**flow/config.mk**
```make
export PLATFORM = sky130hd
export DESIGN_NAME = lidar_system_top
export DESIGN_NICKNAME = lidar_system_top
export VERILOG_FILES = /design/flow/design.v
export SDC_FILE = /design/flow/constraint.sdc
export NUM_CORES = 4
export LEC_CHECK = 0
export ABC_AREA = 0
export CAP_MARGIN = 10
export CORE_MARGIN = 2
export CORE_UTILIZATION = 72
export PLACE_DENSITY = 0.66
export SETUP_SLACK_MARGIN = -0.34
export SLEW_MARGIN = 20
```
**flow/constraint.sdc**
```tcl
create_clock -name core_clock -period 6.8 [get_ports {clk}]
set_input_delay 1.3600 -clock core_clock [delete_from_list [all_inputs] [get_ports {clk}]]
set_output_delay 1.3600 -clock core_clock [all_outputs]
set_load 0.01 [all_outputs]
```
**flow/design.v**
```verilog
`timescale 1ns/1ps
module RxD (
    input  wire       clk,
    input  wire       rx,        
    input  wire       rst,       
    output reg [7:0]  data,
    output reg        data_valid
);
    parameter CLK_FREQ = 100_000_000;            
    parameter BAUD     = 115200;
    localparam integer BAUD_TICKS = 868;         
    localparam integer HALF_BAUD  = 434;         
    reg [15:0] counter;                          
    reg [3:0]  bit_index;                        
    reg [9:0]  shift_reg;       
    reg [9:0]  next_shift;                      
    reg        receiving;                
    reg rx_ff1, rx_ff2; 
    wire rx_sync;
    always @(posedge clk) begin
        if (rst) begin
            rx_ff1 <= 1'b1;
            rx_ff2 <= 1'b1;
        end else begin
            rx_ff1 <= rx;
            rx_ff2 <= rx_ff1;
        end
    end
    assign rx_sync = rx_ff2;
    always @(posedge clk) begin
        if (rst) begin                           
            receiving  <= 1'b0;
            counter    <= 0;
            bit_index  <= 0;
            shift_reg  <= 10'b1111111111;
            data       <= 8'h00;
            data_valid <= 1'b0;
        end else begin
            data_valid <= 1'b0;                  
            if (!receiving) begin                
                if (rx_sync == 1'b0) begin
                    receiving <= 1'b1;           
                    counter   <= HALF_BAUD;      
                    bit_index <= 0;              
                end
            end else begin                       
                if (counter == BAUD_TICKS - 1) begin     
                    counter <= 0;                
                    next_shift = {rx_sync, shift_reg[9:1]};
                    shift_reg <= next_shift;
                    if (bit_index == 9) begin    
                        receiving  <= 1'b0;
                        data       <= next_shift[8:1];       
                        data_valid <= 1'b1;                  
                    end
                    bit_index <= bit_index + 1;      
                end else begin
                    counter <= counter + 1;          
                end
            end
        end
    end
endmodule
module TxD (
    input wire clk,
    input wire [7:0] data,
    input wire send,
    input wire rst,
    output reg tx,
    output reg busy
);
    parameter CLK_FREQ = 100000000;  
    parameter BAUD     = 115200;
    localparam integer BAUD_TICKS = 868;
    reg [15:0] counter;
    reg [3:0]  bit_index;
    reg [9:0]  shift_reg;
    always @(posedge clk) begin
        if (rst) begin
            busy      <= 1'b0;                 
            tx        <= 1'b1;                 
            counter   <= 0;
            bit_index <= 0;
            shift_reg <= 10'b1111111111;
        end 
        else begin
            if (!busy) begin
                tx <= 1'b1;  
                if (send) begin
                    shift_reg <= {1'b1, data, 1'b0}; 
                    busy      <= 1'b1;
                    counter   <= 0;
                    bit_index <= 0;
                end
            end 
            else begin 
                if (counter == BAUD_TICKS - 1) begin
                    counter   <= 0;
                    tx        <= shift_reg[0];  
                    shift_reg <= {1'b1, shift_reg[9:1]};  
                    bit_index <= bit_index + 1;
                    if (bit_index == 9) begin
                        busy <= 1'b0; 
                    end
                end 
                else begin
                    counter <= counter + 1;
                end
            end
        end
    end
endmodule
module data_parser (
    input  wire        clk,
    input  wire        rst,
    input  wire [7:0]  data_in,              
    input  wire        data_valid,           
    output reg  [7:0]  CT_out,               
    output reg [15:0]  FSA_out,
    output reg [15:0]  LSA_out,
    output reg         start_frame,          
    output reg         frame_done,
    output reg         sample_valid,         
    output reg [15:0]  sample_value,         
    output reg [15:0]  sample_idx           
);
    localparam S_HDR1      = 4'd0;          
    localparam S_HDR2      = 4'd1;
    localparam S_CT        = 4'd2;
    localparam S_FSA_LO    = 4'd3;
    localparam S_FSA_HI    = 4'd4;
    localparam S_LSA_LO    = 4'd5;
    localparam S_LSA_HI    = 4'd6;
    localparam S_SAMPLE_LO = 4'd7;
    localparam S_SAMPLE_HI = 4'd8;
    reg [3:0] state;                         
    reg [7:0] sample_lo;                     
    reg [15:0] next_sample_idx;              
    reg [15:0] sample_value_buf;
    reg [15:0] sample_idx_buf;
    reg        sample_ready;          
    reg        frame_done_pending;    
    always @(posedge clk) begin
        if (rst) begin                       
            state            <= S_HDR1;
            CT_out           <= 8'd0;
            FSA_out          <= 16'd0;
            LSA_out          <= 16'd0;
            start_frame      <= 1'b0;
            sample_valid     <= 1'b0;
            sample_value     <= 16'd0;
            sample_idx       <= 16'd0;
            frame_done       <= 1'b0;
            sample_lo        <= 8'd0;
            next_sample_idx  <= 16'd0;
            sample_value_buf <= 16'd0;
            sample_idx_buf   <= 16'd0;
            sample_ready     <= 1'b0;
            frame_done_pending<=1'b0;
        end else begin                       
            start_frame  <= 1'b0;
            sample_valid <= 1'b0;
            frame_done   <= 1'b0;
            if (sample_ready) begin
                sample_valid <= 1'b1;
                sample_value <= sample_value_buf;
                sample_idx   <= sample_idx_buf;
                if (frame_done_pending) begin
                    frame_done <= 1'b1;
                end
                sample_ready      <= 1'b0;
                frame_done_pending<= 1'b0;
            end
            case (state)
                S_HDR1: if (data_valid && data_in == 8'h55) state <= S_HDR2;      
                S_HDR2: if (data_valid) begin                       
                    if (data_in == 8'hAA) state <= S_CT;
                    else if (data_in == 8'h55) state <= S_HDR2;      
                    else state <= S_HDR1;                            
                end
                S_CT: if (data_valid) begin              
                    CT_out <= data_in;
                    start_frame <= 1'b1;
                    state <= S_FSA_LO;
                end
                S_FSA_LO: if (data_valid) begin          
                    FSA_out[7:0] <= data_in;
                    state <= S_FSA_HI;
                end
                S_FSA_HI: if (data_valid) begin          
                    FSA_out[15:8] <= data_in;
                    state <= S_LSA_LO;
                end
                S_LSA_LO: if (data_valid) begin          
                    LSA_out[7:0] <= data_in;
                    state <= S_LSA_HI;
                end
                S_LSA_HI: if (data_valid) begin          
                    LSA_out[15:8] <= data_in;
                    next_sample_idx <= 16'd0;            
                    state <= S_SAMPLE_LO;
                end
                S_SAMPLE_LO: if (data_valid) begin       
                    sample_lo <= data_in;
                    state <= S_SAMPLE_HI;
                end
                S_SAMPLE_HI: if (data_valid) begin
                    sample_value_buf <= {data_in, sample_lo};        
                    sample_idx_buf   <= next_sample_idx;
                    sample_ready     <= 1'b1;
                    if (next_sample_idx + 1 == CT_out) begin         
                        frame_done_pending <= 1'b1;
                        next_sample_idx <= 16'd0;
                        state <= S_HDR1;
                    end else begin
                        next_sample_idx <= next_sample_idx + 1;      
                        state <= S_SAMPLE_LO;
                    end
                end
                default: state <= S_HDR1;                            
            endcase
        end
    end
endmodule
module sample_processor (
    input  wire        clk,
    input  wire        rst,
    input  wire        start_frame,
    input  wire        sample_valid,
    input  wire [15:0] sample_value,
    input  wire [15:0] sample_idx_in,
    output reg  [15:0] max_idx,
    output reg  [15:0] min_idx,
    output reg  [15:0] max_dist,
    output reg  [15:0] min_dist,
    output reg  [15:0] obs_alert
);
    wire [10:0] THRESH = 11'b10000000000;
    wire is_close = sample_value < THRESH;
    wire [15:0] mask = (sample_idx_in < 16) ? (16'h1 << sample_idx_in) : 16'h0;
    always @(posedge clk) begin
        if (rst) begin                       
            max_idx  <= 16'd0;
            min_idx  <= 16'd0;
            max_dist <= 16'd0;
            min_dist <= 16'hFFFF;
            obs_alert<= 16'd0;
        end else if (start_frame) begin
            max_idx  <= 16'd0;                       
            min_idx  <= 16'd0;
            max_dist <= 16'd0;
            min_dist <= 16'hFFFF;
            obs_alert<= 16'd0;
        end else if (sample_valid) begin
            if (sample_value > max_dist) begin       
                max_dist <= sample_value;
                max_idx  <= sample_idx_in;
            end
            if (sample_value < min_dist) begin
                min_dist <= sample_value;
                min_idx  <= sample_idx_in;
            end
            obs_alert <= obs_alert | (mask & {16{is_close}});
        end
    end
endmodule
module angle_calc_simple (
    input  wire        clk,
    input  wire        rst,         
    input  wire        start,       
    input  wire [15:0] FSA,
    input  wire [15:0] LSA,
    input  wire [7:0]  CT,         
    input  wire [15:0] max_idx, 
    input  wire [15:0] min_idx,
    output reg  [15:0] max_angle,
    output reg  [15:0] min_angle,
    output reg         done         
);
    function [4:0] ct_log2;
        input [7:0] in_ct;
        begin
            case (in_ct)
                8'd1:   ct_log2 = 5'd0;
                8'd2:   ct_log2 = 5'd1;
                8'd4:   ct_log2 = 5'd2;
                8'd8:   ct_log2 = 5'd3;
                8'd16:  ct_log2 = 5'd4;
                8'd32:  ct_log2 = 5'd5;
                8'd64:  ct_log2 = 5'd6;
                8'd128: ct_log2 = 5'd7;
                default: ct_log2 = 5'd0;
            endcase
        end
    endfunction
    reg [15:0] FSA_r, LSA_r;
    reg [7:0]  CT_r;
    reg [15:0] max_idx_r, min_idx_r;
    reg [31:0] span_r;    
    reg [4:0]  k_r;       
    reg        do_calc;   
    wire [31:0] delta_w;
    assign delta_w = (k_r == 5'd0) ? span_r : (span_r >> k_r);
    wire [47:0] prod_max_w = delta_w * max_idx_r;
    wire [47:0] prod_min_w = delta_w * min_idx_r;
    wire [47:0] sum_max_w = prod_max_w + {32'd0, FSA_r};
    wire [47:0] sum_min_w = prod_min_w + {32'd0, FSA_r};
    wire [47:0] sum_max_adj_w = (sum_max_w >= 48'd36000) ? (sum_max_w - 48'd36000) : sum_max_w;
    wire [47:0] sum_min_adj_w = (sum_min_w >= 48'd36000) ? (sum_min_w - 48'd36000) : sum_min_w;
    always @(posedge clk) begin
        if (rst) begin                                   
            FSA_r     <= 16'd0;
            LSA_r     <= 16'd0;
            CT_r      <= 8'd0;
            max_idx_r <= 16'd0;
            min_idx_r <= 16'd0;
            span_r    <= 32'd0;
            k_r       <= 5'd0;
            do_calc   <= 1'b0;
            max_angle <= 16'd0;
            min_angle <= 16'd0;
            done      <= 1'b0;
        end else begin
            done <= 1'b0;
            if (start) begin                             
                FSA_r     <= FSA;
                LSA_r     <= LSA;
                CT_r      <= CT;
                max_idx_r <= max_idx;
                min_idx_r <= min_idx;
                if (LSA >= FSA) span_r <= LSA - FSA;     
                else             span_r <= (LSA + 16'd36000) - FSA;
                k_r <= ct_log2(CT);
                do_calc <= 1'b1;
            end else if (do_calc) begin                  
                max_angle <= sum_max_adj_w[15:0];
                min_angle <= sum_min_adj_w[15:0];
                done <= 1'b1;
                do_calc <= 1'b0;
            end
        end
    end
endmodule
`timescale 1ns/1ps
module distance_process (
    input  wire        clk,
    input  wire        rst,
    input  wire [7:0]  data_in,
    input  wire        data_valid,
    output wire [15:0] max_idx,
    output wire [15:0] min_idx,
    output wire [15:0] max_dist,
    output wire [15:0] min_dist,
    output wire [15:0] obs_alert,
    output wire [15:0] max_angle,
    output wire [15:0] min_angle,
    output wire        angle_done
);
    wire [7:0]  CT_w;
    wire [15:0] FSA_w, LSA_w;
    wire        start_frame_w;
    wire        sample_valid_w;
    wire [15:0] sample_value_w;
    wire [15:0] sample_idx_w;
    wire        frame_done_w;
    data_parser u_parser (
        .clk(clk),
        .rst(rst),
        .data_in(data_in),
        .data_valid(data_valid),
        .CT_out(CT_w),
        .FSA_out(FSA_w),
        .LSA_out(LSA_w),
        .start_frame(start_frame_w),
        .sample_valid(sample_valid_w),
        .sample_value(sample_value_w),
        .sample_idx(sample_idx_w),
        .frame_done(frame_done_w)
    );
    sample_processor u_sp (
        .clk(clk),
        .rst(rst),
        .start_frame(start_frame_w),
        .sample_valid(sample_valid_w),
        .sample_value(sample_value_w),
        .sample_idx_in(sample_idx_w),
        .max_idx(max_idx),
        .min_idx(min_idx),
        .max_dist(max_dist),
        .min_dist(min_dist),
        .obs_alert(obs_alert)
    );
    reg frame_done_d;
    reg angle_start_pulse;
    always @(posedge clk) begin
        if (rst) begin
            frame_done_d <= 1'b0;                
            angle_start_pulse <= 1'b0;
        end else begin
            frame_done_d <= frame_done_w;        
            angle_start_pulse <= frame_done_d;
        end
    end
    angle_calc_simple u_angle (
        .clk(clk),
        .rst(rst),
        .start(angle_start_pulse),
        .FSA(FSA_w),
        .LSA(LSA_w),
        .CT(CT_w),
        .max_idx(max_idx),
        .min_idx(min_idx),
        .max_angle(max_angle),
        .min_angle(min_angle),
        .done(angle_done)
    );
endmodule
`timescale 1ns/1ps
module lidar_system_top (
    input  wire clk,
    input  wire rst,
    input  wire rx,      
    output wire tx,      
    output wire [15:0] dbg_max_idx,
    output wire [15:0] dbg_min_idx,
    output wire [15:0] dbg_max_dist,
    output wire [15:0] dbg_min_dist,
    output wire [15:0] dbg_obs_alert,
    output wire [15:0] dbg_max_angle,
    output wire [15:0] dbg_min_angle,
    output wire        dbg_angle_done
);
    wire [7:0] rx_data;
    wire       rx_valid;
    RxD u_rxd (
        .clk(clk),
        .rx(rx),
        .rst(rst),
        .data(rx_data),
        .data_valid(rx_valid)
    );
    wire [15:0] max_idx, min_idx, max_dist, min_dist, obs_alert;
    wire [15:0] max_angle, min_angle;
    wire        angle_done;
    distance_process u_dp (
        .clk(clk),
        .rst(rst),
        .data_in(rx_data),
        .data_valid(rx_valid),
        .max_idx(max_idx),
        .min_idx(min_idx),
        .max_dist(max_dist),
        .min_dist(min_dist),
        .obs_alert(obs_alert),
        .max_angle(max_angle),
        .min_angle(min_angle),
        .angle_done(angle_done)
    );
    reg [7:0] tx_data;               
    reg       tx_send;               
    wire      tx_busy;               
    reg [31:0] tx_packet;            
    TxD u_txd (
        .clk(clk),
        .rst(rst),
        .data(tx_data),
        .send(tx_send),
        .tx(tx),
        .busy(tx_busy)
    );
    localparam TX_IDLE  = 3'd0;  
    localparam TX_PREP  = 3'd1;  
    localparam TX_SEND  = 3'd2;  
    localparam TX_WAIT  = 3'd3;  
    reg [2:0] tx_state;     
    reg [1:0] byte_ptr;     
    reg [15:0] send_word;   
    reg angle_done_d;
    always @(posedge clk) begin
        if (rst) angle_done_d <= 1'b0;
        else     angle_done_d <= angle_done;
    end
    always @(posedge clk) begin
        if (rst) begin                           
            tx_state   <= TX_IDLE;
            tx_send    <= 1'b0;
            tx_data    <= 8'd0;
            tx_packet  <= 32'd0;
            byte_ptr   <= 2'd0;
        end else begin
            tx_send <= 1'b0;
            case (tx_state)
                TX_IDLE: begin
                    if (angle_done_d) begin
                        tx_packet <= { min_angle[15:8], min_angle[7:0], max_angle[15:8], max_angle[7:0] };
                        byte_ptr <= 2'd0;            
                        tx_state <= TX_PREP;         
                    end
                end
                TX_PREP: begin
                    case (byte_ptr)                 
                        2'd0: tx_data <= tx_packet[7:0];     
                        2'd1: tx_data <= tx_packet[15:8];    
                        2'd2: tx_data <= tx_packet[23:16];   
                        2'd3: tx_data <= tx_packet[31:24];   
                        default: tx_data <= 8'h00;
                    endcase
                    tx_state <= TX_SEND;
                end
                TX_SEND: begin
                    if (!tx_busy) begin          
                        tx_send <= 1'b1;
                        tx_state <= TX_WAIT;
                    end
                end
                TX_WAIT: begin                       
                    if (!tx_busy) begin
                        if (byte_ptr == 2'd3) begin  
                            byte_ptr <= 2'd0;
                            tx_state <= TX_IDLE;
                       end else begin                
                            byte_ptr <= byte_ptr + 1'b1;
                            tx_state <= TX_PREP;
                        end
                    end
                end
                default: tx_state <= TX_IDLE;        
            endcase
        end
    end
    assign dbg_max_idx   = max_idx;
    assign dbg_min_idx   = min_idx;
    assign dbg_max_dist  = max_dist;
    assign dbg_min_dist  = min_dist;
    assign dbg_obs_alert = obs_alert;
    assign dbg_max_angle = max_angle;
    assign dbg_min_angle = min_angle;
    assign dbg_angle_done = angle_done;
endmodule
```
**flow/run.sh**
```bash
#!/bin/bash
# the make line also repeats each setting of config.mk as NAME=value (left out here)
make -C /OpenROAD-flow-scripts/flow DESIGN_CONFIG=/design/flow/config.mk WORK_HOME=/design/flow/orfs CLKGATE_MAP_FILE= finish
```
==> impl_metrics.toml, run 1 <==
# synthesis and place-and-route metrics
[worst_setup_path]
path_delay_family = "adder cells"
reg2regPathDepth = 34
r2r_slack_ps = -1820
slowest_stage = "fa_1"
worstReg2RegStart = "u_dp.u_angle.k_r[1]"
path_depth = 34
endpoint_kind = "register"
crit_start = "u_dp.u_angle.k_r[1]"
worstSetupEndpoint = "u_dp.u_angle.min_angle[15]"
cp-start-kind = "register"
worst-path-max-fanout = 15
slowest_delay_ps = 690
critPathArrivalTime_ps = 9100
cp.required_ps = 7280
r2r-end = "u_dp.u_angle.min_angle[15]"
crit_buf_inv = 10
cp_common_cell = "fa_1"
worstSetupPathType = "register to register"

[sta]
maxSlewViolCount = 0
rsz0062_at_grt = "true"
fin_crit_sh_pct = 127
finalSetupViolCount = 22
relSlewSlack_pct = 24.7
setup_slack_ps = -1820
clock.fmax_ghz = 0.116
finalCriticalPeriod_ps = 8620
whs_ps = 455
tightestPinTransition_ps = 1130
clock_skew_ps = 51.2
hold_viol = 0

[yosys]
mux_area_share_pct = 4.05
synth_cell_types = 93
synth.most_common_cell = "inv_1"
synth-area-yosys_um2 = 53100
synth.largest_area_cell = "fa_1"
yosysWarnings = 7
syn_nets = 7429
synthCells = 6254
netlist_area_um2 = 53100
flop_cell = "dfxtp_1"
topCombFamilyByArea = "adder cells"
ys_async_sr_fraction_pct = 0
edf_count = 0
top_area_share_pct = 30.7
yosys.area_share.aoi_pct = 10.3
ys_ff = 446
adder_share_pct = 39.2
xor_area_share_pct = 1.77
synth_area_per_cell_um2 = 8.48
top_cells_by_area = "fa_1, dfxtp_1, ha_1"
simple_gate_area_share_pct = 17.8
synth_stat.cells = 6254
ys_seq_share_pct = 16.8
yosys-top-cells-count = "inv_1, nand2_1, fa_1"

[power_and_ir_drop]
p_switching_w = 0.00134
pg_clk_w = 0.00293
pwr-share-comb_pct = 1.2
power-per-cell-area_nw_per_um2 = 88.8
p_comb_w = 0.0000675
p_int_w = 0.00428
seqPwrFrac_pct = 46.6
pg_seq_w = 0.00262
pwr-share-clk_pct = 52.2
vdd_drop_max_mv = 0.224
power_leakage_nw = 31.0
power_leader = "the clock network"
switching_share_pct = 23.8

[clock_tree]
cts_tree = "built"
htreeDepth = 2
clk_latency_ps = 660
cts.path.max_buffers = 3
cts_buffers = 48
cts.sinks = 446
cts-root-buf = "clkbuf_16"
holdBufCountCts = 0
clk_pin_slew_ps = 70

[worst_hold_path]
holdCritPathClass = "register to register"
whs_path_depth = 2
holdPathEnd = "tx_packet[15]"
holdCritStartpoint = "tx_packet[15]"

[floorplanning]
die_area_um2 = 75900
pin_count = 117
fp_util_pct = 72.7
rows = 99
die_w_um = 275
fp.coreArea_um2 = 73000
die_height_um = 275

[global_route]
grt_pass1_wl_um = 279000
antenna_found_initial = 4
grt_overflow = 0
grt_pass1_vias = 51400
grt_max_degree = 174
grt_usage_pct = 47.8

[place]
routabilityCongestion = 1.03
portBuffers = 116
place_area_um2 = 60400
place_hpwl_um = 134000

[drt]
firstDrtPassIters = 12
vias = 50100
ant_nets = 0
drt_iter0_markers = 6663
vias_per_cell = 6.39
wl_per_cell_um = 23.6
drc = 0
wirelength_um = 185000

[finish]
fin_nets = 8021
fin_area_um2 = 63300
area_growth_pct = 19.2
n_fill_cell = 3676
regArea_um2 = 8950
logic_area_um2 = 39800

[run]
openroad.warnings = 55
cap_violations = 0

[run_status]
status = "failed layout checks"
violatedChecks = "negative setup slack"
==> cell type report <==
| class | instances | area share (%) |
|---|---|---|
| clock buffer | 55 | 2.03 |
| timing repair buffer | 887 | 11.9 |
| antenna | 2 | 0.00791 |
| multi-input combinational | 4393 | 62.9 |
| clock inverter | 34 | 0.749 |
| inverter | 1070 | 6.36 |
| tap | 959 | 1.90 |
| sequential | 446 | 14.1 |
==> per-stage QoR <==
| step | std cells | util [%] | TNS (ps) | worst slack [ps] | total power (W) |
|---|---|---|---|---|---|
| final | 7846 | 86.7 | -37270 | -1820 | 0.00562 |
| after floorplan | 6254 | - | -12080 | -629 | 0.00272 |
| after CTS | 7814 | 86.1 | -25170 | -1240 | 0.00558 |
| after global placement | 7692 | 82.8 | -25660 | -1250 | 0.00274 |
| after global routing | 7844 | 86.7 | -40120 | -1970 | 0.00569 |
| after detailed placement | 7692 | 82.8 | -30060 | -1480 | 0.00274 |
==> repair_timing <==
action                     CTS  global route
cloned                       1             2
setup endpoints to repair   22            22
pin swaps                   56            30
setup buffers               33            28
resized                     87            45
==> layer usage <==
layer  routed length, um  track usage (%)  up-vias  share of wire (%)
li1                    -                -    21000                  -
met1               64100             58.5    24000                 35
met2               81000             73.5     3974                 44
met3               24500             14.5     1215                 13
met4               15700             31.3        0                8.5
met5                   0                0        -                  0
==> run 2, diff against run 1 <==
- CAP_MARGIN: 10 -> 40
- CELL_PAD_IN_SITES_GLOBAL_PLACEMENT: unset -> 0
- CORE_ASPECT_RATIO: unset -> 0.57
- CORE_UTILIZATION: 72 -> 69
- CTS_CLUSTER_DIAMETER: unset -> 167
- GPL_ROUTABILITY_DRIVEN: unset -> 0
- GPL_TIMING_DRIVEN: unset -> 1
- MAX_ROUTING_LAYER: unset -> met4
- MIN_ROUTING_LAYER: unset -> met2
- PLACE_DENSITY: 0.66 -> unset
- PLACE_DENSITY_LB_ADDON: unset -> 0.13
- SETUP_SLACK_MARGIN: -0.34 -> 0.91
- TNS_END_PERCENT: unset -> 90
- clock period: 6.8 -> 9.37 ns (I/O delays scaled with it)
==> run 2 against run 1 <==
Against the previous run: the run now fails in global routing; die size increased by 4.4%; synthesized area did not move; synthesized cell count did not move.
==> impl_metrics.toml, run 2 <==
# physical design summary
[run_status]
status = "did not finish"
haltStage = "global routing"
error = "[ERROR GRT-0116] Global routing finished with congestion. Check the congestion regions in the DRC Viewer."

[yosys]
topCombFamilyByArea = "adder cells"
synth.most_common_cell = "inv_1"
synthCells = 6254
ys_seq_share_pct = 16.8
synth_stat.cells = 6254
ys_ff = 446
synth_cell_types = 93
synth-area-yosys_um2 = 53100
mux_area_share_pct = 4.05
top_cells_by_area = "fa_1, dfxtp_1, ha_1"
ys_async_sr_fraction_pct = 0
top_area_share_pct = 30.7
simple_gate_area_share_pct = 17.8
synth.largest_area_cell = "fa_1"
yosysWarnings = 7
adder_share_pct = 39.2
edf_count = 0
yosys-top-cells-count = "inv_1, nand2_1, fa_1"
xor_area_share_pct = 1.77
flop_cell = "dfxtp_1"
synth_area_per_cell_um2 = 8.48
netlist_area_um2 = 53100
syn_nets = 7429
yosys.area_share.aoi_pct = 10.3

[clock_tree]
cts.path.max_buffers = 3
htreeDepth = 2
cts_buffers = 36
holdBufCountCts = 0
cts.sinks = 446
cts-root-buf = "clkbuf_16"

[floorplanning]
die_area_um2 = 79200
pin_count = 117
die_height_um = 213
fp.coreArea_um2 = 75800
die_w_um = 371
rows = 76
fp_util_pct = 70.0

[global_route]
grt_overflow = 1127
grt_usage_pct = 83.3

[place]
portBuffers = 116
place_hpwl_um = 125000
place_area_um2 = 55200
run 2: metal layers:
layer  global-route usage (%)  overflow
met1                        -         -
met2                     84.2        42
met3                     99.6      1059
met4                     53.7        26
met5                        -         -
run 2: stage by stage:
stage,hold WS [ps],setup slack (ps),std cells
2_1_floorplan,389,1110,6254
3_3_place_gp,395,210,7142
3_5_place_dp,410,125,7148
4_1_cts,426,911,7221
run 2: what timing repair did:
action,4_1_cts
resized,80
setup buffers,8
pin swaps,7
endpoints found under the setup margin,22
==> run 3, diff against run 2 <==
- ABC_AREA: 0 -> 1
- CELL_PAD_IN_SITES_GLOBAL_PLACEMENT: 0 -> 3
- CORE_UTILIZATION: 69 -> 31
- MAX_ROUTING_LAYER: met4 -> unset
- MIN_ROUTING_LAYER: met2 -> unset
- TNS_END_PERCENT: 90 -> 70
==> run 3 against run 2 <==
Against the previous run: synthesized area rose by 0.65%; die size up 120%; synthesized cell count increased by 16%; the run now finishes clean.
==> impl_metrics.toml, run 3 <==
# synthesis and place-and-route metrics
[yosys]
synth.most_common_cell = "nand2_1"
top_area_share_pct = 30.5
edf_count = 0
ys_ff = 446
synth-area-yosys_um2 = 53400
syn_nets = 8436
yosys.area_share.aoi_pct = 8.53
top_cells_by_area = "fa_1, dfxtp_1, nand2_1"
yosysWarnings = 7
xor_area_share_pct = 1.19
topCombFamilyByArea = "adder cells"
adder_share_pct = 38.9
netlist_area_um2 = 53400
synth_stat.cells = 7261
simple_gate_area_share_pct = 21.1
mux_area_share_pct = 0.0375
yosys-top-cells-count = "nand2_1, inv_1, fa_1"
synth_area_per_cell_um2 = 7.36
flop_cell = "dfxtp_1"
ys_seq_share_pct = 16.7
synth_cell_types = 56
ys_async_sr_fraction_pct = 0
synthCells = 7261
synth.largest_area_cell = "fa_1"

[place]
portBuffers = 116
place_hpwl_um = 189000
dp_slack_ps = 597
place_area_um2 = 57800

[global_route]
grt_max_degree = 82
grt_usage_pct = 25.9
grt_overflow = 0
antenna_found_initial = 9
grt_pass1_vias = 45900
use_met2_pct = 31.7
grt_pass1_wl_um = 332000
met3_usage_pct = 8.25
grtUsageMet1_pct = 43.0
busiest_layer = "met1"

[sta]
clock.fmax_ghz = 0.124
fin_crit_sh_pct = 85.7
hold_viol = 0
clock_skew_ps = 41.2
finalCriticalPeriod_ps = 8030
maxSlewViolCount = 0
setup_tns_ps = 0
tightestPinTransition_ps = 877
relSlewSlack_pct = 41.4
setup_slack_ps = 1340
rsz0062_at_grt = "false"
finalSetupViolCount = 0

[clock_tree]
cts_tree = "built"
cts-root-buf = "clkbuf_16"
cts.sinks = 446
holdBufCountCts = 0
cts.path.max_buffers = 3
cts_buffers = 49
htreeDepth = 2
clk_pin_slew_ps = 70
clk_latency_ps = 670

[run]
cap_violations = 0
openroad.warnings = 48

[worst_setup_path]
worstSetupPathType = "register to register"
slowest_stage = "fa_1"
path_depth = 31
worstSetupEndpoint = "u_dp.u_angle.min_angle[6]"
critPathArrivalTime_ps = 8600
cp_common_cell = "fa_1"
path_delay_family = "adder cells"
cp.required_ps = 9930
cp-start-kind = "register"
reg2regPathDepth = 31
slowest_delay_ps = 570
crit_start = "u_dp.u_angle.span_r[30]"
crit_buf_inv = 7
r2r-end = "u_dp.u_angle.min_angle[6]"
worstReg2RegStart = "u_dp.u_angle.span_r[30]"
r2r_slack_ps = 1340
endpoint_kind = "register"
worst-path-max-fanout = 18

[floorplanning]
fp_util_pct = 31.4
die_w_um = 554
die_height_um = 317
pin_count = 117
fp.coreArea_um2 = 170000
die_area_um2 = 176000
rows = 114

[power_and_ir_drop]
pg_seq_w = 0.00190
vdd_drop_max_mv = 0.127
switching_share_pct = 24.0
pwr-share-clk_pct = 52.2
pg_clk_w = 0.00214
power_leader = "the clock network"
power-per-cell-area_nw_per_um2 = 68.2
power_leakage_nw = 29.7
p_comb_w = 0.0000640
p_switching_w = 0.000986
seqPwrFrac_pct = 46.3
p_int_w = 0.00312
pwr-share-comb_pct = 1.6

[drt]
wl_per_cell_um = 23.2
firstDrtPassIters = 5
vias = 46700
ant_nets = 0
drt_iter0_markers = 4082
vias_per_cell = 4.83
drc = 0
wirelength_um = 225000

[finish]
fin_nets = 8548
area_growth_pct = 12.7
fin_area_um2 = 60200

[worst_hold_path]
holdCritPathClass = "register to register"
holdPathEnd = "u_rxd.rx_ff2"
whs_path_depth = 1
holdCritStartpoint = "u_rxd.rx_ff1"

[run_status]
status = "no timing/DRC/antenna violations"
[run 3: through the flow]
stage | hold slack (ps) | utilization (%) | cells | total power (W)
finish | 420 | 35.4 | 9680 | 0.00411
global route | 458 | 35.3 | 9675 | 0.00426
CTS | 426 | 35.0 | 9651 | 0.00418
detailed placement | 409 | 33.9 | 9556 | 0.00201
global placement | 396 | 33.8 | 9547 | 0.00201
floorplan | 388 | - | 7261 | 0.00198
[run 3: cell type report]
type,count,area (um2)
diodes,5,12.5
clock buffers,69,1460
clock inverters,22,277
fillers,18400,110000
inverters,1672,6320
multi-input cells,4899,37500
flip-flops and latches,446,8930
well taps,2262,2830
repair buffers,305,2880
[run 3: layer usage]
layer / wire length (um) / vias up
li1: - / 22000
met1: 121000 / 23100
met2: 77800 / 1472
met3: 23100 / 128
met4: 2400 / 14
met5: 154 / -
[run 3: what timing repair did]
| item | in CTS | in global routing |
|---|---|---|
| setup endpoints to repair | 22 | 22 |
| cloned | 0 | 2 |
| buffers inserted | 4 | 18 |
| gates resized | 7 | 90 |
| pin swaps | 1 | 5 |
==> run 4, diff against run 3 <==
- ABC_AREA: 1 -> unset
- CELL_PAD_IN_SITES_GLOBAL_PLACEMENT: 3 -> unset
- CORE_ASPECT_RATIO: 0.57 -> 1.14
- CORE_UTILIZATION: 31 -> 72
- CTS_CLUSTER_DIAMETER: 167 -> 300
- CTS_CLUSTER_SIZE: unset -> 15
- MAX_ROUTING_LAYER: unset -> met4
- PLACE_DENSITY_LB_ADDON: 0.13 -> 0.06
- SETUP_SLACK_MARGIN: 0.91 -> 1.76
- TNS_END_PERCENT: 70 -> 5
- clock period: 9.37 -> 7.18 ns (I/O delays scaled with it)
==> run 4 against run 3 <==
Against the previous run: now fails the layout checks on negative setup slack; final cell count is 20% lower; synthesized area is 0.65% lower; clock power is 14% lower; first-iteration DRC count is 4.6% higher; non-clock buffer count is 534 higher; synthesized cell count is 14% lower; clock-buffer cell count is 33 lower; clock skew is 8.2 ps lower; utilization is 49 points higher; combinational power is 3% lower; sequential cell count stayed put; largest power group is now registers.
==> impl_metrics.toml, run 4 <==
# synthesis and place-and-route metrics
[worst_setup_path]
reg2regPathDepth = 35
path_delay_family = "adder cells"
cp.required_ps = 7570
worstSetupEndpoint = "u_dp.u_angle.min_angle[15]"
r2r_slack_ps = -1260
worstReg2RegStart = "u_dp.u_angle.k_r[1]"
cp_common_cell = "fa_1"
crit_buf_inv = 10
slowest_stage = "nor3_1"
worst-path-max-fanout = 11
path_depth = 35
crit_start = "u_dp.u_angle.k_r[1]"
worstSetupPathType = "register to register"
slowest_delay_ps = 660
r2r-end = "u_dp.u_angle.min_angle[15]"
critPathArrivalTime_ps = 8830
cp-start-kind = "register"
endpoint_kind = "register"

[worst_hold_path]
whs_path_depth = 1
holdPathEnd = "u_rxd.rx_ff2"
holdCritPathClass = "register to register"
holdCritStartpoint = "u_rxd.rx_ff1"

[global_route]
grt_overflow = 0
grt_usage_pct = 45.5
grt_pass1_wl_um = 262000
grt_pass1_vias = 49900
grt_max_degree = 101
antenna_found_initial = 6

[clock_tree]
clk_pin_slew_ps = 110
cts_tree = "built"
htreeDepth = 2
cts-root-buf = "clkbuf_16"
holdBufCountCts = 0
clk_latency_ps = 570
cts.path.max_buffers = 3
cts.sinks = 446
cts_buffers = 35

[yosys]
synth_area_per_cell_um2 = 8.48
edf_count = 0
topCombFamilyByArea = "adder cells"
synth.largest_area_cell = "fa_1"
ys_ff = 446
flop_cell = "dfxtp_1"
yosys.area_share.aoi_pct = 10.3
xor_area_share_pct = 1.77
synthCells = 6254
synth-area-yosys_um2 = 53100
ys_seq_share_pct = 16.8
simple_gate_area_share_pct = 17.8
netlist_area_um2 = 53100
mux_area_share_pct = 4.05
synth_cell_types = 93
adder_share_pct = 39.2
top_cells_by_area = "fa_1, dfxtp_1, ha_1"
syn_nets = 7429
yosysWarnings = 7
synth_stat.cells = 6254
top_area_share_pct = 30.7
ys_async_sr_fraction_pct = 0
yosys-top-cells-count = "inv_1, nand2_1, fa_1"
synth.most_common_cell = "inv_1"

[sta]
clock.fmax_ghz = 0.119
finalSetupViolCount = 22
maxSlewViolCount = 0
setup_tns_ps = -25270
rsz0062_at_grt = "true"
tightestPinTransition_ps = 856
hold_viol = 0
finalCriticalPeriod_ps = 8440
clock_skew_ps = 32.9
setup_slack_ps = -1260
fin_crit_sh_pct = 117
relSlewSlack_pct = 42.8

[finish]
final_util_pct = 84.6
fin_nets = 7957
regArea_um2 = 8940
logic_area_um2 = 39600
n_fill_cell = 4247
stdcell_count = 7764
area_growth_pct = 16.7

[floorplanning]
rows = 106
die_height_um = 294
die_w_um = 258
fp_util_pct = 72.5
fp.coreArea_um2 = 73200
die_area_um2 = 75900
pin_count = 117

[power_and_ir_drop]
pg_clk_w = 0.00183
p_comb_w = 0.0000623
vdd_drop_max_mv = 0.286
switching_share_pct = 22.2
power_leader = "registers"
pwr-share-comb_pct = 1.4
pg_seq_w = 0.00248
seqPwrFrac_pct = 56.7
power_leakage_nw = 30.4
power-per-cell-area_nw_per_um2 = 70.6
pwr-share-clk_pct = 41.9
p_int_w = 0.00340
p_switching_w = 0.000970

[place]
portBuffers = 116
place_hpwl_um = 130000
dp_slack_ps = -1270
dp.cells = 7682

[drt]
vias = 47600
ant_nets = 0
drc = 0
wirelength_um = 166000
drt_iter0_markers = 4268
firstDrtPassIters = 7
vias_per_cell = 6.13
wl_per_cell_um = 21.4

[run_status]
violatedChecks = "negative setup slack"
status = "failed layout checks"

[run]
cap_violations = 0
openroad.warnings = 53
==> run 4: area by class of cell <==
class,instances,share of cell area [%]
Clock inverter,4,0.137
Tap cell,972,1.96
Clock buffer,36,1.42
Timing Repair Buffer,839,11.6
Antenna cell,7,0.0283
Inverter,1070,6.49
Multi-Input combinational cell,4390,63.9
Sequential cell,446,14.4
==> run 4: layer usage <==
layer | vias to the layer above | share of wire, % | global-route usage, %
met1 | 22900 | 35 | 51.5
met2 | 2867 | 46 | 71.0
met3 | 1011 | 10 | 10.3
li1 | 20800 | - | -
met5 | - | 0 | -
met4 | 0 | 9.5 | 33.5
==> run 4: repair_timing <==
action                     4_1_cts  5_1_grt
setup endpoints to repair       22       22
gates cloned                     2        0
gates resized                   52       37
setup buffers                   25        6
pin swaps                       26       26
==> run 4: per-stage QoR <==
stage               total power (W)  hold WS, ps  cell area, um2
detailed placement          0.00260          397           60200
global route                0.00447          426           61900
floorplan                   0.00258          389           53800
global placement            0.00259          392           60100
CTS                         0.00438          418           61700
finish                      0.00437          417           61900
==> run 5, diff against run 4 <==
- ABC_AREA: unset -> 1
- CAP_MARGIN: 40 -> 20
- CELL_PAD_IN_SITES_DETAIL_PLACEMENT: unset -> 1
- CORE_ASPECT_RATIO: 1.14 -> 1.67
- CORE_UTILIZATION: 72 -> 40
- CTS_CLUSTER_DIAMETER: 300 -> 164
- CTS_CLUSTER_SIZE: 15 -> unset
- GPL_ROUTABILITY_DRIVEN: 0 -> unset
- GPL_TIMING_DRIVEN: 1 -> 0
- HOLD_SLACK_MARGIN: unset -> 0.11
- MAX_ROUTING_LAYER: met4 -> unset
- MIN_ROUTING_LAYER: unset -> met2
- PLACE_DENSITY_LB_ADDON: 0.06 -> unset
- SETUP_SLACK_MARGIN: 1.76 -> 0.58
- SLEW_MARGIN: 20 -> 0
- TNS_END_PERCENT: 5 -> 90
- clock period: 7.18 -> 10.0 ns (I/O delays scaled with it)
==> run 5 against run 4 <==
Against the previous run: the run now finishes clean; synthesized cell count is 16% higher; final area is 5.2% lower; die size is 80% higher; non-clock buffer count is 462 lower; setup slack better by 2000 ps; wire length is 42% higher; critical path type unchanged; largest cell class unchanged.
==> impl_metrics.toml, run 5 <==
# synthesis and place-and-route metrics
[yosys]
mux_area_share_pct = 0.0375
flop_cell = "dfxtp_1"
yosys.area_share.aoi_pct = 8.53
simple_gate_area_share_pct = 21.1
ys_seq_share_pct = 16.7
edf_count = 0
adder_share_pct = 38.9
top_area_share_pct = 30.5
ys_async_sr_fraction_pct = 0
yosysWarnings = 7
synth.largest_area_cell = "fa_1"
synth_area_per_cell_um2 = 7.36
top_cells_by_area = "fa_1, dfxtp_1, nand2_1"
synthCells = 7261
netlist_area_um2 = 53400
synth_cell_types = 56
yosys-top-cells-count = "nand2_1, inv_1, fa_1"
synth-area-yosys_um2 = 53400
xor_area_share_pct = 1.19
synth_stat.cells = 7261
syn_nets = 8436
synth.most_common_cell = "nand2_1"
topCombFamilyByArea = "adder cells"
ys_ff = 446

[finish]
fin_nets = 8610
logic_area_um2 = 37400
stdcell_count = 9224
regArea_um2 = 8930
fin_area_um2 = 58700
n_fill_cell = 16900
area_growth_pct = 9.99
final_util_pct = 44.2

[clock_tree]
cts-root-buf = "clkbuf_16"
cts.sinks = 446
cts_buffers = 41
clk_pin_slew_ps = 70
cts_tree = "built"
htreeDepth = 2
cts.path.max_buffers = 3
clk_latency_ps = 650
holdBufCountCts = 0

[global_route]
grt_overflow = 0
grt_usage_pct = 51.0
grt_pass1_vias = 78100
grt_max_degree = 18
antenna_found_initial = 1
grt_pass1_wl_um = 343000

[power_and_ir_drop]
pwr-share-comb_pct = 2.1
pg_clk_w = 0.00189
power-per-cell-area_nw_per_um2 = 63.8
p_int_w = 0.00283
pg_seq_w = 0.00178
p_comb_w = 0.0000805
switching_share_pct = 24.5
pwr-share-clk_pct = 50.4
p_total_w = 0.00375
power_leader = "the clock network"
power_leakage_nw = 29.1
vdd_drop_max_mv = 0.141
seqPwrFrac_pct = 47.4
p_switching_w = 0.000918

[drt]
drt_iter0_markers = 16300
firstDrtPassIters = 10
vias_per_cell = 7.41
ant_nets = 0
drc = 0
vias = 68300
wl_per_cell_um = 25.5
wirelength_um = 235000

[worst_setup_path]
path_delay_family = "adder cells"
critPathArrivalTime_ps = 9820
worstSetupPathType = "register to register"
worstSetupEndpoint = "u_dp.u_angle.max_angle[13]"
slowest_stage = "fa_1"
path_depth = 34
crit_start = "u_dp.u_angle.span_r[30]"
r2r-end = "u_dp.u_angle.max_angle[13]"
worst-path-max-fanout = 10
slowest_delay_ps = 600
reg2regPathDepth = 34
r2r_slack_ps = 700
cp_common_cell = "inv_1"
cp.required_ps = 10520
cp-start-kind = "register"
endpoint_kind = "register"
worstReg2RegStart = "u_dp.u_angle.span_r[30]"
crit_buf_inv = 10

[sta]
relSlewSlack_pct = 15.3
rsz0062_at_grt = "false"
finalCriticalPeriod_ps = 9300
clock.fmax_ghz = 0.108
setup_tns_ps = 0
hold_viol = 0
clock_skew_ps = 69.6
maxSlewViolCount = 0
tightestPinTransition_ps = 1270
fin_crit_sh_pct = 93.0
finalSetupViolCount = 0

[place]
portBuffers = 116
routabilityCongestion = 1.11
dp.cells = 9131
place_hpwl_um = 193000
place_area_um2 = 56800

[floorplanning]
fp.coreArea_um2 = 133000
fp_util_pct = 40.2
die_height_um = 476
pin_count = 117
die_w_um = 287
rows = 173
die_area_um2 = 137000

[run]
openroad.warnings = 47
cap_violations = 0

[worst_hold_path]
whs_path_depth = 2
holdPathEnd = "u_dp.frame_done_d"
holdCritStartpoint = "u_dp.u_parser.frame_done"
holdCritPathClass = "register to register"

[run_status]
status = "no timing/DRC/antenna violations"
-- run 5: metrics by stage --
| step | setup WS (ps) | hold WS, ps |
|---|---|---|
| global placement | -616 | 392 |
| floorplan | 2670 | 388 |
| detailed placement | -694 | 400 |
| CTS | 582 | 409 |
| finish | 704 | 406 |
| global route | 550 | 439 |
-- run 5: per-layer routing --
layer	vias to the layer above	routed length [um]	GRT usage, %	share of wire [%]
met5	-	2520	17.5	1.1
met4	79	41600	24.9	18
met2	19500	114000	63.6	48
met3	3028	77200	54.9	33
met1	23700	0	-	0
li1	22000	-	-	-
-- run 5: what timing repair did --
action                                  in CTS  in global routing
endpoints found under the setup margin      22                 22
buffers inserted                             3                  7
gates resized                               61                109
gates cloned                                 0                  0
-- run 5: layout make-up --
type	instances	area share [%]
Multi-Input combinational cell	4897	63.7
Sequential cell	446	15.2
Inverter	1672	10.7
Tap cell	1750	3.73
Timing Repair Buffer	131	2.20
Clock buffer	53	1.91
Buffer	246	1.78
Clock inverter	21	0.705
Antenna cell	8	0.0341
==> run 6, diff against run 5 <==
- CELL_PAD_IN_SITES_DETAIL_PLACEMENT: 1 -> unset
- CORE_ASPECT_RATIO: 1.67 -> unset
- CORE_UTILIZATION: 40 -> 72
- CTS_CLUSTER_DIAMETER: 164 -> 252
- GPL_TIMING_DRIVEN: 0 -> unset
- HOLD_SLACK_MARGIN: 0.11 -> unset
- MAX_ROUTING_LAYER: unset -> met4
- MIN_ROUTING_LAYER: met2 -> unset
- PLACE_DENSITY: unset -> 0.41
- SETUP_SLACK_MARGIN: 0.58 -> unset
- SLEW_MARGIN: 0 -> 20
- TNS_END_PERCENT: 90 -> unset
- clock period: 10.0 -> 6.44 ns (I/O delays scaled with it)
==> run 6 against run 5 <==
Against the previous run: the layout now fails its checks (negative setup slack); clock skew is 2.5 ps higher; via count shrank 18%; utilization rose by 44 points; worst hold slack improved by 22 ps.
==> impl_metrics.toml, run 6 <==
# synthesis and place-and-route metrics
[yosys]
synth-area-yosys_um2 = 53400
adder_share_pct = 38.9
synth_stat.cells = 7261
synth_cell_types = 56
synthCells = 7261
yosys-top-cells-count = "nand2_1, inv_1, fa_1"
ys_ff = 446
yosysWarnings = 7
mux_area_share_pct = 0.0375
ys_seq_share_pct = 16.7
flop_cell = "dfxtp_1"
synth.largest_area_cell = "fa_1"
edf_count = 0
xor_area_share_pct = 1.19
yosys.area_share.aoi_pct = 8.53
synth.most_common_cell = "nand2_1"
synth_area_per_cell_um2 = 7.36
ys_async_sr_fraction_pct = 0
simple_gate_area_share_pct = 21.1
topCombFamilyByArea = "adder cells"
top_cells_by_area = "fa_1, dfxtp_1, nand2_1"
syn_nets = 8436
netlist_area_um2 = 53400
top_area_share_pct = 30.5

[place]
routabilityCongestion = 1.15
place_hpwl_um = 151000
portBuffers = 116
dp_slack_ps = -1170

[clock_tree]
clk_pin_slew_ps = 70
cts.sinks = 446
cts_tree = "built"
holdBufCountCts = 0
cts_buffers = 49
cts-root-buf = "clkbuf_16"
htreeDepth = 2
clk_latency_ps = 670
cts.path.max_buffers = 3

[power_and_ir_drop]
p_int_w = 0.00461
vdd_drop_max_mv = 0.343
p_switching_w = 0.00142
pwr-share-clk_pct = 52.6
p_comb_w = 0.0000907
power-per-cell-area_nw_per_um2 = 93.6
pwr-share-comb_pct = 1.5
pg_clk_w = 0.00317
switching_share_pct = 23.6
pg_seq_w = 0.00276
power_leader = "the clock network"
power_leakage_nw = 32.8
seqPwrFrac_pct = 45.9

[worst_setup_path]
reg2regPathDepth = 40
path_depth = 40
r2r_slack_ps = -1330
cp_common_cell = "nand2_1"
crit_start = "u_dp.u_angle.k_r[0]"
slowest_stage = "nor2_1"
worstSetupEndpoint = "u_dp.u_angle.min_angle[6]"
crit_buf_inv = 10
cp.required_ps = 6920
worstSetupPathType = "register to register"
endpoint_kind = "register"
critPathArrivalTime_ps = 8250
slowest_delay_ps = 660
worst-path-max-fanout = 6
r2r-end = "u_dp.u_angle.min_angle[6]"
worstReg2RegStart = "u_dp.u_angle.k_r[0]"
cp-start-kind = "register"
path_delay_family = "adder cells"

[global_route]
grt_overflow = 0
antenna_found_initial = 13
grt_pass1_vias = 56700
grt_pass1_wl_um = 307000
grt_usage_pct = 53.6
grt_max_degree = 88

[drt]
vias = 56200
met2_length_um = 90600
met3_wirelength_um = 30400
wirelength_um = 212000
m1WireLength_um = 64600
drc = 0
firstDrtPassIters = 17
drt_iter0_markers = 7665
vias_per_cell = 6.29
top_layer = "met4"
ant_nets = 0
wl_per_cell_um = 23.8

[worst_hold_path]
holdPathEnd = "u_rxd.rx_ff2"
whs_path_depth = 1
holdCritStartpoint = "u_rxd.rx_ff1"
holdCritPathClass = "register to register"

[floorplanning]
rows = 99
pin_count = 117
die_w_um = 276
fp_util_pct = 73.0
fp.coreArea_um2 = 73200
die_area_um2 = 76400
die_height_um = 276

[run_status]
violatedChecks = "negative setup slack"
status = "failed layout checks"

[sta]
setup_slack_ps = -1330
hold_viol = 0
fin_crit_sh_pct = 121
rsz0062_at_grt = "true"
tightestPinTransition_ps = 1110
finalCriticalPeriod_ps = 7770
finalSetupViolCount = 22
setup_tns_ps = -25400
maxSlewViolCount = 0
clock.fmax_ghz = 0.129
relSlewSlack_pct = 25.7
clock_skew_ps = 72.1
whs_ps = 428

[run]
openroad.warnings = 54
cap_violations = 0

[finish]
area_growth_pct = 20.6
n_fill_cell = 3636
fin_nets = 9088
==> run 6: repair_timing <==
item	in CTS	in global routing
resized	96	261
endpoints found under the setup margin	22	22
cloned	5	5
buffers inserted	12	24
pin swaps	24	118
hold endpoints to repair	0	0
==> run 6: through the flow <==
stage	util (%)	instance area, um2	std cells	total power [W]
floorplan	-	54000	7261	0.00289
global placement	83.1	60800	8775	0.00291
detailed placement	83.1	60800	8775	0.00291
CTS	86.2	63100	8880	0.00598
global route	87.9	64400	8921	0.00611
finish	88.0	64400	8928	0.00603
==> run 6: cell type report <==
cell class	count	area, um2	area share (%)
Antenna cell	19	47.5	0.0738
Clock inverter	25	424	0.659
Tap cell	959	1200	1.86
Inverter	1672	6310	9.80
Timing Repair Buffer	843	7390	11.5
Sequential cell	446	8940	13.9
Multi-Input combinational cell	4901	38700	60.2
Clock buffer	63	1350	2.09
==> run 6: per-layer routing <==
layer	GRT usage (%)	vias to the layer above
met5	-	-
met4	47.4	0
met3	18.7	2217
met2	81.5	5096
met1	55.1	25700
li1	-	23100
==> run 7, diff against run 6 <==
- ABC_AREA: 1 -> unset
- CAP_MARGIN: 20 -> 40
- CORE_ASPECT_RATIO: unset -> 0.69
- CORE_UTILIZATION: 72 -> 61
- CTS_CLUSTER_DIAMETER: 252 -> unset
- GPL_ROUTABILITY_DRIVEN: unset -> 0
- GPL_TIMING_DRIVEN: unset -> 1
- MAX_ROUTING_LAYER: met4 -> unset
- PLACE_DENSITY: 0.41 -> unset
- PLACE_DENSITY_LB_ADDON: unset -> 0.1
- TNS_END_PERCENT: unset -> 5
- clock period: 6.44 -> 7.66 ns (I/O delays scaled with it)
==> run 7 against run 6 <==
Against the previous run: the layout still fails its checks (negative setup slack); first-iteration DRC count shrank 37%; global-route usage decreased by 17 points; die size rose by 17%; clock power decreased by 35%; total power down 26%; via count decreased by 18%; largest cell class unchanged.
==> impl_metrics.toml, run 7 <==
# synthesis and place-and-route metrics
[run_status]
status = "failed layout checks"
violatedChecks = "negative setup slack"

[yosys]
synth-area-yosys_um2 = 53100
synthCells = 6254
synth.largest_area_cell = "fa_1"
simple_gate_area_share_pct = 17.8
synth.most_common_cell = "inv_1"
topCombFamilyByArea = "adder cells"
syn_nets = 7429
synth_area_per_cell_um2 = 8.48
edf_count = 0
ys_ff = 446
ys_async_sr_fraction_pct = 0
synth_stat.cells = 6254
yosysWarnings = 7
mux_area_share_pct = 4.05
top_cells_by_area = "fa_1, dfxtp_1, ha_1"
yosys.area_share.aoi_pct = 10.3
flop_cell = "dfxtp_1"
top_area_share_pct = 30.7
yosys-top-cells-count = "inv_1, nand2_1, fa_1"
ys_seq_share_pct = 16.8
synth_cell_types = 93
netlist_area_um2 = 53100
adder_share_pct = 39.2
xor_area_share_pct = 1.77

[clock_tree]
cts.path.max_buffers = 3
cts_buffers = 40
clk_latency_ps = 560
htreeDepth = 2
holdBufCountCts = 0
cts.sinks = 446
cts-root-buf = "clkbuf_16"
cts_tree = "built"
clk_pin_slew_ps = 80

[power_and_ir_drop]
p_switching_w = 0.00101
power_leader = "registers"
p_comb_w = 0.0000591
vdd_drop_max_mv = 0.163
seqPwrFrac_pct = 52.4
pg_seq_w = 0.00232
switching_share_pct = 22.9
power_leakage_nw = 30.4
pwr-share-comb_pct = 1.3
pwr-share-clk_pct = 46.2
p_int_w = 0.00342
power-per-cell-area_nw_per_um2 = 71.4
pg_clk_w = 0.00205

[floorplanning]
pin_count = 117
die_area_um2 = 89400
rows = 89
die_height_um = 249
die_w_um = 359
fp_util_pct = 61.8
fp.coreArea_um2 = 85900

[worst_setup_path]
worstSetupEndpoint = "u_dp.u_angle.max_angle[6]"
slowest_delay_ps = 570
critPathArrivalTime_ps = 8820
cp_common_cell = "fa_1"
reg2regPathDepth = 31
worstReg2RegStart = "u_dp.u_angle.k_r[1]"
crit_start = "u_dp.u_angle.k_r[1]"
worst-path-max-fanout = 14
r2r_slack_ps = -650
cp-start-kind = "register"
crit_buf_inv = 8
r2r-end = "u_dp.u_angle.max_angle[6]"
path_depth = 31
slowest_stage = "fa_1"
path_delay_family = "adder cells"
worstSetupPathType = "register to register"
cp.required_ps = 8160
endpoint_kind = "register"

[drt]
wirelength_um = 162000
vias = 45900
drt_iter0_markers = 4859
met3_wirelength_um = 21200
ant_nets = 0
num_antenna_cells = 0
vias_per_cell = 5.79
met2_length_um = 64800
drc = 0
top_layer = "met5"
firstDrtPassIters = 6
m1WireLength_um = 72200
wl_per_cell_um = 20.4

[finish]
area_growth_pct = 17.0
fin_nets = 7941
fin_area_um2 = 62100
stdcell_count = 7932

[place]
portBuffers = 116
dp.cells = 7841
place_area_um2 = 60100
place_hpwl_um = 132000

[sta]
clock_skew_ps = 19.5
rsz0062_at_grt = "true"
tightestPinTransition_ps = 825
finalCriticalPeriod_ps = 8310
hold_viol = 0
setup_slack_ps = -653
fin_crit_sh_pct = 109
maxSlewViolCount = 0
finalSetupViolCount = 22
whs_ps = 411
setup_tns_ps = -12150
clock.fmax_ghz = 0.120
relSlewSlack_pct = 44.8

[global_route]
grt_pass1_vias = 46300
grt_usage_pct = 36.9
antenna_found_initial = 3
grt_pass1_wl_um = 261000
grt_overflow = 0
grt_max_degree = 112

[worst_hold_path]
whs_path_depth = 1
holdPathEnd = "u_rxd.rx_ff2"
holdCritStartpoint = "u_rxd.rx_ff1"
holdCritPathClass = "register to register"

[run]
openroad.warnings = 52
cap_violations = 0
==> run 7: metrics by stage <==
stage,utilization [%],setup WS [ps],total power [W]
finish,72.3,-653,0.00443
global route,72.3,-933,0.00456
CTS,72.1,-492,0.00444
detailed placement,70.0,-836,0.00243
global placement,69.9,-772,0.00243
floorplan,-,-21.8,0.00242
==> run 7: per-layer routing <==
metal	vias to the layer above	GRT usage (%)
li1	20800	-
met1	22400	55.8
met2	2397	51.4
met3	315	12.0
met4	2	7.51
met5	-	0
==> run 7: cell type report <==
class                      count  area (um2)
sequential                   446        8940
clock buffer                  51        1120
fill                        6552       23800
timing repair buffer         818        7130
inverter                    1070        4020
tap                         1137        1420
clock inverter                20         175
multi-input combinational   4390       39300
==> run 7: repair_timing <==
item	in CTS	in global routing
cloned	3	1
buffers inserted	10	4
endpoints found under the setup margin	22	22
pin swaps	34	16
resized	77	17
==> run 8, diff against run 7 <==
- CAP_MARGIN: 40 -> 20
- CORE_ASPECT_RATIO: 0.69 -> 0.74
- CORE_UTILIZATION: 61 -> 72
- CTS_CLUSTER_SIZE: unset -> 98
- GPL_ROUTABILITY_DRIVEN: 0 -> unset
- GPL_TIMING_DRIVEN: 1 -> unset
- PLACE_DENSITY: unset -> 0.36
- PLACE_DENSITY_LB_ADDON: 0.1 -> unset
- TNS_END_PERCENT: 5 -> unset
- clock period: 7.66 -> 7.5 ns (I/O delays scaled with it)
==> run 8 against run 7 <==
Against the previous run: the layout still fails its checks (negative setup slack); utilization is 14 points higher; worst hold slack better by 15 ps; global-route usage grew 8.3 points; via count grew 5.8%; register-to-register slack worse by 290 ps; clock-buffer cell count up 1; sequential share of layout area fell by 0.19 points; clock power increased by 4%; combinational power decreased by 2%; critical endpoint is now u_dp.u_angle.min_angle[6]; largest cell class unchanged; highest routed layer unchanged.
==> impl_metrics.toml, run 8 <==
# synthesis and place-and-route metrics
[worst_setup_path]
r2r-end = "u_dp.u_angle.min_angle[6]"
reg2regPathDepth = 34
worstReg2RegStart = "u_dp.u_angle.k_r[1]"
path_delay_family = "adder cells"
path_depth = 34
crit_buf_inv = 11
critPathArrivalTime_ps = 8870
cp.required_ps = 7930
slowest_stage = "fa_1"
worstSetupPathType = "register to register"
crit_start = "u_dp.u_angle.k_r[1]"
worstSetupEndpoint = "u_dp.u_angle.min_angle[6]"
endpoint_kind = "register"
cp-start-kind = "register"
r2r_slack_ps = -940
slowest_delay_ps = 550
cp_common_cell = "fa_1"
worst-path-max-fanout = 16

[clock_tree]
htreeDepth = 2
cts.path.max_buffers = 3
clk_pin_slew_ps = 80
holdBufCountCts = 0
cts-root-buf = "clkbuf_16"
clk_latency_ps = 570
cts_tree = "built"
cts.sinks = 446
cts_buffers = 39

[power_and_ir_drop]
vdd_drop_max_mv = 0.175
p_switching_w = 0.00101
pg_clk_w = 0.00213
power-per-cell-area_nw_per_um2 = 72.4
pg_seq_w = 0.00237
p_comb_w = 0.0000578
pwr-share-comb_pct = 1.3
switching_share_pct = 22.2
pwr-share-clk_pct = 46.7
seqPwrFrac_pct = 52.0
p_total_w = 0.00456
power_leakage_nw = 30.6
p_int_w = 0.00355
power_leader = "registers"

[finish]
logic_area_um2 = 39900
n_fill_cell = 3977
fin_nets = 7977
area_growth_pct = 18.6
stdcell_count = 7786
regArea_um2 = 8940

[yosys]
ys_ff = 446
synth-area-yosys_um2 = 53100
xor_area_share_pct = 1.77
synth.most_common_cell = "inv_1"
synth.largest_area_cell = "fa_1"
flop_cell = "dfxtp_1"
yosys-top-cells-count = "inv_1, nand2_1, fa_1"
synthCells = 6254
synth_stat.cells = 6254
adder_share_pct = 39.2
netlist_area_um2 = 53100
yosys.area_share.aoi_pct = 10.3
yosysWarnings = 7
ys_async_sr_fraction_pct = 0
top_cells_by_area = "fa_1, dfxtp_1, ha_1"
simple_gate_area_share_pct = 17.8
mux_area_share_pct = 4.05
edf_count = 0
ys_seq_share_pct = 16.8
synth_area_per_cell_um2 = 8.48
top_area_share_pct = 30.7
topCombFamilyByArea = "adder cells"
syn_nets = 7429
synth_cell_types = 93

[global_route]
antenna_found_initial = 2
grt_usage_pct = 45.1
grt_pass1_wl_um = 266000
grt_pass1_vias = 47900
grt_max_degree = 203
grt_overflow = 0

[run_status]
violatedChecks = "negative setup slack"
status = "failed layout checks"

[floorplanning]
pin_count = 117
die_height_um = 238
fp.coreArea_um2 = 72900
rows = 85
die_area_um2 = 75900
fp_util_pct = 72.8
die_w_um = 320

[drt]
wl_per_cell_um = 23.0
firstDrtPassIters = 19
ant_nets = 0
vias = 48600
vias_per_cell = 6.24
m1WireLength_um = 66900
top_layer = "met5"
drt_iter0_markers = 6151
drc = 0
num_antenna_cells = 0
met3_wirelength_um = 28400
wirelength_um = 179000
met2_length_um = 74100

[sta]
rsz0062_at_grt = "true"
setup_slack_ps = -943
fin_crit_sh_pct = 113
maxSlewViolCount = 0
hold_viol = 0
tightestPinTransition_ps = 1070
clock_skew_ps = 27.5
whs_ps = 426
finalCriticalPeriod_ps = 8440
finalSetupViolCount = 22
relSlewSlack_pct = 28.9
clock.fmax_ghz = 0.118

[worst_hold_path]
whs_path_depth = 1
holdCritPathClass = "register to register"
holdPathEnd = "u_rxd.rx_ff2"
holdCritStartpoint = "u_rxd.rx_ff1"

[place]
place_hpwl_um = 133000
dp_slack_ps = -867
routabilityCongestion = 1.04
portBuffers = 116
dp.cells = 7653

[run]
openroad.warnings = 56
cap_violations = 0
-- run 8: area by class of cell --
type,count,area share (%)
multi-input combinational,4391,63.5
sequential,446,14.2
timing repair buffer,854,11.9
inverter,1070,6.39
tap,957,1.90
clock buffer,52,1.72
clock inverter,16,0.350
-- run 8: timing repair --
action,4_1_cts,5_1_grt
setup buffers,13,45
cloned,0,7
endpoints found under the setup margin,22,22
resized,63,156
pin swaps,7,52
-- run 8: stage by stage --
step                instance area, um2  util, %  setup TNS, ps
finish                           62900     86.4         -17760
global route                     62900     86.4         -22140
CTS                              61600     84.5         -10110
detailed placement               59900     82.2         -16880
global placement                 59900     82.2         -12890
floorplan                        53600        -          -9.92
-- run 8: routing by layer --
| layer | global-route usage [%] | vias to the layer above |
|---|---|---|
| li1 | - | 20900 |
| met1 | 63.1 | 23400 |
| met2 | 65.2 | 3520 |
| met3 | 16.5 | 810 |
| met4 | 15.0 | 4 |
| met5 | 0 | - |
==> run 9, diff against run 8 <==
- CORE_ASPECT_RATIO: 0.74 -> unset
- CORE_UTILIZATION: 72 -> 40
- CTS_CLUSTER_SIZE: 98 -> unset
- PLACE_DENSITY: 0.36 -> 0.6
- SETUP_SLACK_MARGIN: unset -> 0.93
- clock period: 7.5 -> 9.63 ns (I/O delays scaled with it)
==> run 9 against run 8 <==
Against the previous run: now clean on timing, DRC and antenna; final area fell by 6.1%; register-to-register slack gained 2000 ps; sequential cell count unchanged; synthesized area unchanged; maximum frequency shrank 1.0%; worst hold slack got worse by 6.6 ps; first-iteration DRC count decreased by 48%; critical path depth down 2; sequential share of layout area up 0.94 points; synthesized cell count unchanged; setup slack improved by 2000 ps; global-route usage down 21 points; critical path type unchanged; largest cell class unchanged.
==> impl_metrics.toml, run 9 <==
# synthesis and place-and-route metrics
[yosys]
synth.largest_area_cell = "fa_1"
netlist_area_um2 = 53100
syn_nets = 7429
yosysWarnings = 7
edf_count = 0
xor_area_share_pct = 1.77
ys_async_sr_fraction_pct = 0
adder_share_pct = 39.2
ys_seq_share_pct = 16.8
synth.most_common_cell = "inv_1"
synth-area-yosys_um2 = 53100
topCombFamilyByArea = "adder cells"
synth_stat.cells = 6254
synthCells = 6254
synth_cell_types = 93
simple_gate_area_share_pct = 17.8
flop_cell = "dfxtp_1"
mux_area_share_pct = 4.05
top_cells_by_area = "fa_1, dfxtp_1, ha_1"
ys_ff = 446
yosys-top-cells-count = "inv_1, nand2_1, fa_1"
top_area_share_pct = 30.7
yosys.area_share.aoi_pct = 10.3
synth_area_per_cell_um2 = 8.48

[global_route]
grt_overflow = 0
grt_pass1_vias = 44100
grt_pass1_wl_um = 258000
grt_usage_pct = 24.1
antenna_found_initial = 6
grt_max_degree = 202

[place]
portBuffers = 116
dp.cells = 7929
routabilityCongestion = 0.934
place_hpwl_um = 129000

[sta]
clock.fmax_ghz = 0.117
finalCriticalPeriod_ps = 8530
setup_tns_ps = 0
finalSetupViolCount = 0
whs_ps = 419
maxSlewViolCount = 0
hold_viol = 0
clock_skew_ps = 25.4
rsz0062_at_grt = "true"
tightestPinTransition_ps = 1070
relSlewSlack_pct = 28.5
fin_crit_sh_pct = 88.6

[worst_setup_path]
worstReg2RegStart = "u_dp.u_angle.span_r[13]"
critPathArrivalTime_ps = 8980
cp-start-kind = "register"
r2r_slack_ps = 1100
worstSetupPathType = "register to register"
slowest_delay_ps = 550
cp.required_ps = 10080
worstSetupEndpoint = "u_dp.u_angle.min_angle[12]"
slowest_stage = "fa_1"
endpoint_kind = "register"
path_depth = 32
crit_buf_inv = 9
crit_start = "u_dp.u_angle.span_r[13]"
reg2regPathDepth = 32
r2r-end = "u_dp.u_angle.min_angle[12]"
cp_common_cell = "fa_1"
path_delay_family = "adder cells"
worst-path-max-fanout = 7

[power_and_ir_drop]
pg_clk_w = 0.00183
pg_seq_w = 0.00185
seqPwrFrac_pct = 49.6
power_leakage_nw = 27.8
switching_share_pct = 22.1
pwr-share-comb_pct = 1.2
p_comb_w = 0.0000446
p_switching_w = 0.000823
vdd_drop_max_mv = 0.142
power_leader = "registers"
p_total_w = 0.00372
p_int_w = 0.00290
power-per-cell-area_nw_per_um2 = 63.0
pwr-share-clk_pct = 49.2

[finish]
final_util_pct = 44.9
n_fill_cell = 12900
fin_nets = 7448
stdcell_count = 8063
area_growth_pct = 11.3

[drt]
wl_per_cell_um = 20.2
vias_per_cell = 5.36
ant_nets = 0
drt_iter0_markers = 3185
firstDrtPassIters = 6
vias = 43200
drc = 0
wirelength_um = 163000

[clock_tree]
cts.path.max_buffers = 3
clk_pin_slew_ps = 70
cts_buffers = 43
htreeDepth = 2
clk_latency_ps = 600
cts.sinks = 446
cts-root-buf = "clkbuf_16"
cts_tree = "built"

[floorplanning]
fp_util_pct = 40.3
fp.coreArea_um2 = 132000
pin_count = 117
die_w_um = 368
rows = 133
die_height_um = 368
die_area_um2 = 136000

[worst_hold_path]
whs_path_depth = 1
holdCritPathClass = "register to register"
holdPathEnd = "u_rxd.rx_ff2"
holdCritStartpoint = "u_rxd.rx_ff1"

[run_status]
status = "no timing/DRC/antenna violations"

[run]
cap_violations = 0
openroad.warnings = 55
run 9: layout make-up:
| type | count | area [um2] | share of cell area, % |
|---|---|---|---|
| multi-input cells | 4395 | 39500 | 66.9 |
| flip-flops and latches | 446 | 8950 | 15.2 |
| inverters | 1070 | 4020 | 6.80 |
| repair buffers | 317 | 2870 | 4.86 |
| well taps | 1755 | 2200 | 3.72 |
| clock buffers | 58 | 1200 | 2.04 |
| clock inverters | 20 | 304 | 0.515 |
| diodes | 2 | 5.00 | 0.00847 |
run 9: routing by layer:
layer | GRT usage [%] | up-vias | share of wire (%)
met5 | 0 | - | 0.0080
met4 | 6.95 | 2 | 3.1
met3 | 3.79 | 219 | 7.3
met2 | 38.7 | 1497 | 46
met1 | 33.4 | 21700 | 44
li1 | - | 19800 | -
run 9: per-stage QoR:
stage,setup slack (ps),cell area (um2)
after floorplan,1370,53100
after global placement,269,56400
after detailed placement,245,56400
after CTS,922,58100
after global routing,869,59100
final,1100,59100
run 9: timing repair:
action / in CTS / in global routing
hold buffers: 0 / 0
gates cloned: 1 / 6
pin swaps: 3 / 38
endpoints found under the setup margin: 22 / 22
gates resized: 37 / 140
buffers inserted: 9 / 38
Power is estimated from default activity; no workload was simulated.
